## dlf_core
module dlf_core (
   input             clk,
   input             rstn,
   input             dlf_en,
   input  [4:0]      tdc_dout,
   input  [17:0]     dlf_a2,
   input  [17:0]     dlf_a3,
   input  [17:0]     dlf_b1,
   input  [17:0]     dlf_b2,
   input  [14:0]     dlf_sdm_nc_in,
   output [15:0]     dlf_out,
   output            dlf_valid
   );
Size in the first run: roughly 260 flip-flops, ~110 I/O pins.
make LEC_CHECK=0 ABC_AREA=0 CAP_MARGIN=20 CELL_PAD_IN_SITES_GLOBAL_PLACEMENT=2 CORE_ASPECT_RATIO=1.46 CORE_MARGIN=2 CORE_UTILIZATION=44 CTS_CLUSTER_DIAMETER=143 GPL_ROUTABILITY_DRIVEN=0 MAX_ROUTING_LAYER=met4 MIN_ROUTING_LAYER=met2 PLACE_DENSITY_LB_ADDON=0.09 SETUP_SLACK_MARGIN=3.87 SLEW_MARGIN=20 finish   # period 15.5 ns
run.sh (not shown) runs the stock make flow with config.mk's settings and CLKGATE_MAP_FILE=.
The starting point reached the layout checks and failed them: design-rule violations, negative setup slack.
Then changed:
- CTS_CLUSTER_DIAMETER: 143 -> 56
- MIN_ROUTING_LAYER: met2 -> met1
- SETUP_SLACK_MARGIN: 3.87 -> -1.47
- Now the flow reached the layout checks and failed them: negative setup slack
- worst setup slack gets better by 0.071 ns
- wire length goes down by 4.0%
- utilization goes down by 0.26 points
- design area goes down by 0.49%
- first-iteration DRC count is lower by 81%
- non-clock buffer count goes down by 9
- clock skew fell by 0.0049 ns
- die area does not change
- register-to-register slack is better by 0.12 ns

Starting RTL as in the previous note.
clock: 25.1 ns
lec_check: 0
cap_margin: 20
cell_pad_in_sites_detail_placement: 2
cell_pad_in_sites_global_placement: 3
core_margin: 2
core_utilization: 37
gpl_timing_driven: 1
hold_slack_margin: 0.11
max_routing_layer: met4
min_routing_layer: met2
setup_slack_margin: 5.0
slew_margin: 25
tns_end_percent: 15
The baseline passed the timing, DRC and antenna checks.
Rerun with:
- ABC_AREA: unset -> 1
- CELL_PAD_IN_SITES_DETAIL_PLACEMENT: 2 -> unset
- CELL_PAD_IN_SITES_GLOBAL_PLACEMENT: 3 -> unset
- CORE_UTILIZATION: 37 -> 63
- CTS_CLUSTER_SIZE: unset -> 97
- GPL_TIMING_DRIVEN: 1 -> unset
- HOLD_SLACK_MARGIN: 0.11 -> unset
- MAX_ROUTING_LAYER: met4 -> unset
- MIN_ROUTING_LAYER: met2 -> unset
- SETUP_SLACK_MARGIN: 5.0 -> unset
- SLEW_MARGIN: 25 -> 20
- clock period: 25.1 -> 16.5 ns (I/O delays scaled with it)
Effect: This time the run produced a layout that fails on negative setup slack; via count came out lower by 19%; wire length came out lower by about 20%; cell area came out higher by 3.7%; global-route usage came out lower by 3.8 points.
Rerun with:
- ABC_AREA: 1 -> unset
- CORE_UTILIZATION: 63 -> 71
- CTS_CLUSTER_SIZE: 97 -> unset
- HOLD_SLACK_MARGIN: unset -> -0.05
- TNS_END_PERCENT: 15 -> unset
- clock period: 16.5 -> 13.7 ns (I/O delays scaled with it)
=>
- The new run completed, yet does not pass: negative setup slack
- die size falls by 10%
- wire length falls by 6.4%
- synthesized area rises by 0.77%
Rerun with:
- CORE_UTILIZATION: 71 -> 57
- HOLD_SLACK_MARGIN: -0.05 -> unset
- clock period: 13.7 -> 24.1 ns (I/O delays scaled with it)
Now the flow produced a clean layout.
Cell area falls by 9.7%.
Worst hold slack is worse by 0.0062 ns.
First-iteration DRC count drops by 35%.
Global-route usage goes down by 9.0 points.
Routed wire length drops by 6.7%.
Utilization goes down by 23 points.
Count of clock-buffer cells in the layout is lower by 3.
Die size climbs by 24%.
Sequential share of layout area rises by 0.98 points.
Rerun with:
- CORE_UTILIZATION: 57 -> 40
Result: The changed run went through all stages and came out clean; flip-flop count does not change; cell count increases by 7.7%.

## job 1330
Starting RTL as in the previous note.
// dlf_core
module dlf_core (
   input             clk,
   input             rstn,
   input             dlf_en,
   input  [4:0]      tdc_dout,
   input  [17:0]     dlf_a2,
   input  [17:0]     dlf_a3,
   input  [17:0]     dlf_b1,
   input  [17:0]     dlf_b2,
   input  [14:0]     dlf_sdm_nc_in,
   output [15:0]     dlf_out,
   output            dlf_valid
   );
   wire signed [5:0]  dec_in;
   wire signed [20:0] dec_out;
   wire signed [15:0] dec_out_slc;
   wire signed [15:0] dlf_sdm_nc_in_ext;
   wire signed [15:0] dlf_in;
   wire signed [15:0] lf_out;
   wire               dec_ce;
   reg  [15:0]        dlf_out_r;
   reg                dlf_valid_r;
   assign dec_in = tdc_dout - 6'sd16;
   assign dlf_sdm_nc_in_ext = {1'b0,dlf_sdm_nc_in};
   assign dec_out_slc = dec_out[20:5];
   assign dlf_in = dec_out_slc - dlf_sdm_nc_in_ext;
   decimator decimator_1(
			 .clk(clk),
			 .enable(dlf_en),
			 .rstn(rstn),
			 .filter_in(dec_in),
			 .filter_out(dec_out),
			 .ce_out(dec_ce)
			 );
   loop_filter loop_filter_1(
			     .clk(clk),
			     .rstn(rstn),
			     .enable(dec_ce),
			     .filter_in(dlf_in),
			     .ceout(),
			     .filter_out(lf_out),
			     .a2(dlf_a2),
			     .a3(dlf_a3),
			     .b1(dlf_b1),
			     .b2(dlf_b2)
			     );
   always @(posedge clk or negedge rstn) begin
      if (rstn == 1'b0) begin
	 dlf_out_r <= 16'd0;
	 dlf_valid_r <= 1'b0;
      end
      else begin
	 dlf_valid_r <= dec_ce;
	 if (dec_ce)
	   dlf_out_r <= lf_out;
      end
   end
   assign dlf_out = dlf_out_r;
   assign dlf_valid = dlf_valid_r;
endmodule
Settings: LEC_CHECK=0, CAP_MARGIN=20, CORE_MARGIN=2, CORE_UTILIZATION=40, CTS_CLUSTER_DIAMETER=81, GPL_TIMING_DRIVEN=0, SLEW_MARGIN=20; clock period 25.0 ns.
## Diff of input files: job 8252 against job 1330
# job 1330
export LEC_CHECK = 0
export CAP_MARGIN = 20
export CORE_MARGIN = 2
export CORE_UTILIZATION = 40
export CTS_CLUSTER_DIAMETER = 81
export GPL_TIMING_DRIVEN = 0
export SLEW_MARGIN = 20
create_clock -name core_clock -period 25.0 [get_ports {clk}]
# job 8252
export LEC_CHECK = 0
export CAP_MARGIN = 20
export CORE_MARGIN = 2
export CORE_UTILIZATION = 52
export SLEW_MARGIN = 20
create_clock -name core_clock -period 21.5 [get_ports {clk}]
--- outcome ---
Going from job 1330 to job 8252, total met2 wirelength after detailed routing shrinks by about 10%. Looking at detailed-route wire length per cell across job 1330 and job 8252, the one that comes out lower is job 8252. In job 8252, cell area is higher than in job 1330.
Relative to job 8252, the following input files were edited for job 9083:
# job 8252
export LEC_CHECK = 0
export CAP_MARGIN = 20
export CORE_MARGIN = 2
export CORE_UTILIZATION = 52
export SLEW_MARGIN = 20
create_clock -name core_clock -period 21.5 [get_ports {clk}]
# job 9083
export LEC_CHECK = 0
export CAP_MARGIN = 20
export CORE_MARGIN = 2
export CORE_UTILIZATION = 11
export SLEW_MARGIN = 20
create_clock -name core_clock -period 37.5 [get_ports {clk}]
### Flow results
- The cell type of the slowest stage on the worst timing path comes out nand2_1 in one run and fa_1 in the other, namely in job 9083 and job 8252 respectively.
- From job 8252 to job 9083 the numbers moved as follows: area enclosed by the die boundary increased 440000 µm², number of enable-type register cells in the synthesized netlist held steady, met2 track utilization from global routing decreased 33 points.
- Relative to job 8252, sequential fraction of total cell area decreased by 0.61 points in job 9083.
- Reported for job 8252 and job 9083, total setup buffers inserted after CTS turned out identical to the last digit.
- Compared with job 8252, job 9083 shows a routed wire length on met2 that is 18% higher.
- Signal arrival time at the worst endpoint was lower in job 8252 than in job 9083.
- Looking only at global-route usage, and setting everything else aside, the higher value of job 8252 and job 9083 goes to job 8252.
## Diff of input files: job 8723 against job 9083
# job 9083
export LEC_CHECK = 0
export CAP_MARGIN = 20
export CORE_MARGIN = 2
export CORE_UTILIZATION = 11
export SLEW_MARGIN = 20
create_clock -name core_clock -period 37.5 [get_ports {clk}]
# job 8723
export LEC_CHECK = 0
export CAP_MARGIN = 20
export CORE_MARGIN = 2
export CORE_UTILIZATION = 52
export SLEW_MARGIN = 20
create_clock -name core_clock -period 12.7 [get_ports {clk}]
--- outcome ---
Although it ran to completion, job 8723 produced a layout that fails the final checks because of setup timing. Taking job 9083 as the reference, in job 8723 required arrival time at the worst endpoint went down; initial antenna violation count went down; via count went up; setup slack of the worst register-to-register path went down; final wirelength went down. Die footprint is higher on job 9083. On proportion of cell area occupied by registers, job 8723 tracks job 9083 almost exactly. Of the two values seen for top metal layer carrying routed signals, met4 was produced by job 8723 and met5 by job 9083. Job 9083 ended up with loop_filter_1.BodyDelay2_out1[3] as its end point of the critical path; job 8723 ended up with loop_filter_1.BodyDelay2_out1[0]. Job 8723 against job 9083: clock-cell share of area ~0 delta, core utilization picked up an extra 50 points. Delta(logic gate fraction of the total cell area, job 8723 - job 9083) > 0.
> inputs changed (job 8723 -> job 4434)
# job 8723
export LEC_CHECK = 0
export CAP_MARGIN = 20
export CORE_MARGIN = 2
export CORE_UTILIZATION = 52
export SLEW_MARGIN = 20
create_clock -name core_clock -period 12.7 [get_ports {clk}]
# job 4434
export LEC_CHECK = 0
export CAP_MARGIN = 20
export CORE_MARGIN = 2
export CORE_UTILIZATION = 40
export SLEW_MARGIN = 20
create_clock -name core_clock -period 27.5 [get_ports {clk}]
==> results <==
- Job 4434: no failed stages, no open violations at the end
- After detailed routing, job 8723 needs more wire than job 4434.
- In job 4434, worst hold slack after final layout is higher than in job 8723.
- Between job 4434 and job 8723, number of gates given a new drive strength after cts is higher for job 8723, job 4434 comes in under that.
- NOTE final non-filler cell total job 8723->job 4434 decreased by a few percent
- Compared with job 8723, job 4434 shows a lower part of the cycle the worst path needs.
- Wire length of the first global-routing pass: job 4434 vs job 8723 down about 3.4%
- Looking at slowest stage cell on the critical path, the o21a_1 result is from job 4434; the fa_2 one comes from job 8723.
